==> run R: inputs <==
==> flow/design.v <==
module adc_mul                   
(
    input  logic         clk_i,                                                
    input  logic         rst_i,                                                
    input  logic [11:0]  x_i,                                                  
    input  logic [11:0]  y_i,                                                  
    input  logic [11:0]  z_i,                                                  
    output logic [11:0]  fp_o                                                  
); 
    logic [31:0]    x_fp;                                                        
    logic [31:0]    y_fp;                                                        
    logic [31:0]    z_fp;                                                        
    logic [31:0]    mul_o_fp;                                                    
    logic [31:0]    div_o_fp;                                                    
    logic [31:0]    x_ffp;                                                       
    fixed_to_float converter1 (	
								.clk_i	    (clk_i) ,
								.rst_i	    (rst_i) ,
                                .fixed_in   (x_i)  ,
                                .float_out  (x_fp)  
                               );    
    fixed_to_float converter2 (
	 							.clk_i	    (clk_i) ,
								.rst_i	    (rst_i) ,
                                .fixed_in   (y_i)   ,
                                .float_out  (y_fp)  
                              );
    fixed_to_float converter3 (
	 							.clk_i      (clk_i) ,
								.rst_i		(rst_i) ,
                                .fixed_in   (z_i)   ,
                                .float_out  (z_fp)  
                              );
    qdiv_f div1 (
		.clk_i		    (clk_i)		    ,
		.rst_i			(rst_i)		    ,
        .a_i            (y_fp)          ,
        .b_i            (z_fp)          ,
        .result_o       (div_o_fp)
    );
    always_ff @( posedge clk_i or posedge rst_i ) begin 
        if(rst_i)begin
            x_ffp <= '0;
        end
        else  begin
            x_ffp <= x_fp;
        end
    end    
    qmul_f mul1 (
		.clk_i 	    	(clk_i)			,
		.rst_i   		(rst_i)		    ,
        .a_i            (x_ffp)         ,
        .b_i            (div_o_fp)      ,
        .result_o       (mul_o_fp)
    );
    float_to_fixed converter4 (	
								.clk_i 		    (clk_i)		     ,
								.rst_i			(rst_i)			 ,
                                .float_input    (mul_o_fp)       ,
                                .fixed_out      (fp_o)
                              );
endmodule
module fixed_to_float ( 
                            input  logic        clk_i       ,
                            input  logic        rst_i       ,
                            input  logic [11:0] fixed_in    ,                                    
                            output logic [31:0] float_out                                        
                      );
    logic [7:0]  exponent;                                                                       
    logic [22:0] mantissa;                                                                       
    logic [11:0] temp_fixed;                                                                     
    logic [4:0]  leading_zeros;                                                                  
    always_comb begin
        temp_fixed = 12'b0;         
        leading_zeros = 5'b0;
        exponent = 8'b0;
        mantissa = 23'b0;
        if (fixed_in == 12'b0) begin
            leading_zeros = 5'd12;                                                                 
        end else begin
    if (fixed_in[11:6] != 6'b000000) begin
        if (fixed_in[11:9] != 3'b000)
            leading_zeros = (fixed_in[11]) ? 5'd0 : (fixed_in[10]) ? 5'd1 : 5'd2;
        else
            leading_zeros = (fixed_in[8]) ? 5'd3 : (fixed_in[7]) ? 5'd4 : 5'd5;
    end else begin
        if (fixed_in[5:3] != 3'b000)
            leading_zeros = (fixed_in[5]) ? 5'd6 : (fixed_in[4]) ? 5'd7 : 5'd8;
        else
            leading_zeros = (fixed_in[2]) ? 5'd9 : (fixed_in[1]) ? 5'd10 : 5'd11;
    end
        end
        if (fixed_in != 0) begin
            exponent = 8'd127 + (5'd11 - leading_zeros);
            temp_fixed = fixed_in << leading_zeros;                                            
            mantissa = temp_fixed[10:0] << 23'd12;    
        end
    end
    always_ff @( posedge clk_i or posedge rst_i ) begin 
        if  (rst_i) begin
            float_out <= 32'b0;
        end
        else  begin
            float_out <=  {1'b0, exponent, mantissa};                                                   
        end
    end
endmodule
 module qdiv_f #(
    parameter I = 9,
    parameter F = 23,
    parameter bias = 8'd127
)
(
    input  logic             clk_i,
    input  logic             rst_i,
    input  logic [(I+F-1):0] a_i,                                                
    input  logic [(I+F-1):0] b_i,                                                
    output logic [(I+F-1):0] result_o                                            
);
    logic                 sign_a;
    logic   [(I-2):0]     exp_a;
    logic   [(F-1):0]     mant_a;
    logic   [F:0]         mant_a_extended;
    logic                 sign_b;
    logic   [(I-2):0]     exp_b;
    logic   [(F-1):0]     mant_b;
    logic   [F:0]         mant_b_extended;
    logic                 result_sign;
    logic   [(I-2):0]     exp_diff;
    logic   [(2*F)+1:0]   mant_quotient;                                         
    logic   [(F-1):0]     result_mant;
    logic   [(I-2):0]     result_exp;
    logic   [(I+F-1):0]   result;
    logic   [(I+F-1):0] zero_result, infinity_result, NaN;
    assign zero_result     = {result_sign, 31'b0};                               
    assign infinity_result = {result_sign, 8'b11111111, 23'b0};                  
    assign NaN             = 32'h7FC00000;                                       
    assign sign_a          = a_i[(I+F-1)];
    assign exp_a           = a_i[(I+F-2):F];
    assign mant_a          = a_i[(F-1):0];
    assign mant_a_extended = (exp_a == 0) ? {1'b0, mant_a} : {1'b1, mant_a};
    assign sign_b          = b_i[(I+F-1)];
    assign exp_b           = b_i[(I+F-2):F];
    assign mant_b          = b_i[(F-1):0];
    assign mant_b_extended = (exp_b == 0) ? {1'b0, mant_b} : {1'b1, mant_b};
    assign result_sign = sign_a ^ sign_b;
    always_comb begin
        exp_diff = '0;
        mant_quotient = '0;                                        
        result_mant = '0;
        result_exp = '0;
        if (exp_a == 0 && mant_a == 0 && exp_b == 0 && mant_b == 0) begin
            result = NaN;
        end else if (exp_a == 0 && mant_a == 0) begin
            result = zero_result;
        end else if (exp_b == 0 && mant_b == 0) begin
            result = infinity_result;
        end else if (exp_a == 8'b11111111 || exp_b == 8'b11111111) begin
            if (exp_a == 8'b11111111 && exp_b == 8'b11111111) begin
                result = NaN;                                                    
            end else begin
                result = infinity_result;                                        
            end
        end else begin
            exp_diff = exp_a - exp_b + bias;
            mant_quotient = {mant_a_extended, {(F+1){1'b0}}} / mant_b_extended;    
            if (mant_quotient[F+1]) begin
                result_mant = mant_quotient[F:1];                                
                result_exp = exp_diff;                                           
            end else begin
                result_mant = mant_quotient[F-1:0];                              
                result_exp = exp_diff - 8'd1;                                    
            end
            if (result_exp >= 8'b11111111) begin         
                result = infinity_result;                                        
            end else if (result_exp <= 0) begin     
                result = zero_result;                                            
            end else begin
                result = {result_sign, result_exp, result_mant};                 
            end
        end
    end
    always_ff @( posedge clk_i or posedge rst_i ) begin 
        if (rst_i) begin
            result_o    <=   '0;            
        end
        else begin
            result_o    <=   result;
        end
    end
endmodule
module qmul_f #(
    parameter I     = 9,                                                                                            
    parameter F     = 23,                                                                                           
    parameter bias  = 8'd127                                                                                           
)(
    input  logic             clk_i,                                                                                 
    input  logic             rst_i,
    input  logic [(I+F-1):0] a_i,                                                                                   
    input  logic [(I+F-1):0] b_i,                                                                                   
    output logic [(I+F-1):0] result_o                                                                               
);
    logic sign_a;
    logic [(I-2):0] exp_a;
    logic [(F-1):0] mant_a;
    logic [F:0]     mant_a_extended;
    logic sign_b;
    logic [(I-2):0] exp_b;
    logic [(F-1):0] mant_b;
    logic [F:0]     mant_b_extended;
    logic               result_sign;
    logic [(I-2):0]     exp_sum;                                                                                     
    logic [(F*2)+1:0]   mant_product;                                                                                
    logic [(F-1):0]     result_mant;
    logic [(I-2):0]     result_exp;
    logic [(I+F-1):0]   result;
    logic [(I+F-1):0] zero_result, infinity_result, NaN;
    assign zero_result     = {1'b0, {(I+F-1){1'b0}}};                                                                
    assign infinity_result = {1'b0, 8'b11111111, {F{1'b0}}};                                                        
    assign NaN             = {1'b0, 8'b11111111, 23'b10000000};                                                      
    assign sign_a          = a_i[(I+F-1)];
    assign exp_a           = a_i[(I+F-2):F];
    assign mant_a          = a_i[(F-1):0];
    assign mant_a_extended = (exp_a == 0) ? {1'b0, mant_a} : {1'b1, mant_a};                                         
    assign sign_b          = b_i[(I+F-1)];
    assign exp_b           = b_i[(I+F-2):F];
    assign mant_b          = b_i[(F-1):0];
    assign mant_b_extended = (exp_b == 0) ? {1'b0, mant_b} : {1'b1, mant_b};                                         
    assign result_sign = sign_a ^ sign_b;
    always_comb begin
        exp_sum = '0;
        mant_product = '0;
        result_mant = '0;
        result_exp = '0;
        if ((exp_a == 0 && mant_a == 0) || (exp_b == 0 && mant_b == 0)) begin
            result = zero_result;                                                                                    
        end 
        else if ((exp_a == 8'b11111111 && mant_a == 0) || (exp_b == 8'b11111111 && mant_b == 0)) begin
            result = infinity_result;                                                                                
        end 
        else if ((exp_a == 8'b11111111 && mant_a != 0) || (exp_b == 8'b11111111 && mant_b != 0)) begin
            result = NaN;                                                                                            
        end 
        else begin
            exp_sum = exp_a + exp_b - bias;
            mant_product = mant_a_extended * mant_b_extended;
            if (mant_product[(2*F) + 1]) begin
                result_mant = mant_product[(2*F):(F+1)];                                                               
                result_exp = exp_sum + 8'd1;                                                                            
            end 
            else begin
                result_mant = mant_product[(2*F)-1:F];                                                               
                result_exp = exp_sum;                                                                                
            end
            if (result_exp >= 8'b11111111) begin
                result = infinity_result;                                                                            
            end 
            else if (result_exp <= 0) begin
                result = zero_result;                                                                                
            end 
            else begin
                result = {result_sign, result_exp, result_mant};                                                     
            end
        end
    end
    always_ff @( posedge clk_i or posedge rst_i ) begin
        if (rst_i) 
            result_o    <=   '0;
        else
            result_o    <=   result;
    end 
endmodule
module float_to_fixed
(
    input   logic        clk_i,
    input   logic        rst_i,
    input   logic [31:0] float_input,                                                                         
    output  logic [11:0] fixed_out                                                                            
);
    logic        sign;
    logic [7:0]  exponent;
    logic [23:0] mantissa;
    logic [23:0] temp_fixed;                                                                                  
    logic [7:0]  exponent_bias;                                                                               
    logic [8:0]  actual_exponent;
    logic [11:0] fixed_output;
    always_comb begin
        actual_exponent = 9'b0;
        exponent_bias = 8'd127;
        sign        = float_input[31];                                                                      
        exponent    = float_input[30:23];
        mantissa    = {1'b1, float_input[22:0]};                                                              
        temp_fixed  = 24'b0;
        if (exponent < exponent_bias) begin
            fixed_output = 12'b0;
        end else if (exponent == 8'hFF) begin
            fixed_output = (float_input[22:0] == 23'b0) ? 12'b111111111111 : 12'b000000000000;                        
        end else begin
            actual_exponent = exponent - exponent_bias;
            if (actual_exponent < 0 && sign == 1'b1 ) begin                                                                   
                fixed_output = 12'b0;                                                                        
            end else if (actual_exponent >= 12) begin                                                        
                fixed_output    = 12'b111111111111;                                                             
            end else begin                                                                                   
                temp_fixed = mantissa >> (9'd23 - actual_exponent);                                          
                fixed_output = temp_fixed[11:0];                                                             
            end
        end
    end
    always_ff @( posedge clk_i or posedge rst_i ) begin
        if (rst_i) begin
            fixed_out     <=   12'b0;
        end
        else begin
            fixed_out     <=   fixed_output;
        end        
    end
endmodule
==> flow/run.sh <==
#!/bin/bash
# the make line also repeats each setting of config.mk as NAME=value (left out here)
make -C /OpenROAD-flow-scripts/flow DESIGN_CONFIG=/design/flow/config.mk WORK_HOME=/design/flow/orfs CLKGATE_MAP_FILE= finish
==> flow/config.mk <==
export PLATFORM = sky130hd
export DESIGN_NAME = adc_mul
export DESIGN_NICKNAME = adc_mul
export VERILOG_FILES = /design/flow/design.v
export SDC_FILE = /design/flow/constraint.sdc
export NUM_CORES = 4
export LEC_CHECK = 0
export ABC_AREA = 1
export CAP_MARGIN = 20
export CELL_PAD_IN_SITES_DETAIL_PLACEMENT = 1
export CELL_PAD_IN_SITES_GLOBAL_PLACEMENT = 3
export CORE_ASPECT_RATIO = 1.48
export CORE_MARGIN = 10
export CORE_UTILIZATION = 18
export GPL_TIMING_DRIVEN = 0
export PLACE_DENSITY_LB_ADDON = 0.06
export SETUP_SLACK_MARGIN = -2.0
export SLEW_MARGIN = 0
==> flow/constraint.sdc <==
create_clock -name core_clock -period 57.6 [get_ports {clk_i}]
set_input_delay 11.5200 -clock core_clock [delete_from_list [all_inputs] [get_ports {clk_i}]]
set_output_delay 11.5200 -clock core_clock [all_outputs]
set_load 0.01 [all_outputs]
==> run B: changes against run R <==
--- a/flow/config.mk
+++ b/flow/config.mk
@@ -8,8 +8,7 @@
 export ABC_AREA = 1
 export CAP_MARGIN = 20
 export CELL_PAD_IN_SITES_DETAIL_PLACEMENT = 1
-export CELL_PAD_IN_SITES_GLOBAL_PLACEMENT = 3
-export CORE_ASPECT_RATIO = 1.48
+export CORE_ASPECT_RATIO = 0.5
 export CORE_MARGIN = 10
 export CORE_UTILIZATION = 18
 export GPL_TIMING_DRIVEN = 0
==> comparison table <==
Result of the run: run R complete, but fails checks; run B complete, but fails checks
Violated checks: run R negative setup slack; run B negative setup slack
Number of tap cells inserted: run R 3936; run B 3932
Relative area of non-clock buffer cells in the final design: run R 8.46%; run B 5.87%
Worst Hold Endpoint: run R x_ffp[26]; run B x_ffp[19]
Slew Limit Headroom: run R 24.5%; run B 22.0%
Post-layout minimum cycle time: run R 72530 ps; run B 77460 ps
Max Clk Rate: run R 13.8 MHz; run B 12.9 MHz
Aggregate negative setup slack: run R -59200 ps; run B -97210 ps
Count of buffering cells on the critical path with inverters included: run R 130; run B 125
Cell count of the worst reg-to-reg path: run R 602; run B 590
Worst hold slack after final layout: run R 331 ps; run B 353 ps
Chip Footprint: run R 321000 um2; run B 322000 um2
Pin count of the biggest net entering global routing: run R 104; run B 96
P&R area growth vs syn: run R 24.9%; run B 17.9%
Period utilization: run R 126%; run B 134%
Met2 Use GR: run R 31.4%; run B 23.0%
Core occupancy in the finished layout: run R 22.5%; run B 21.4%
GR Layer Usage met1: run R 17.8%; run B 19.6%
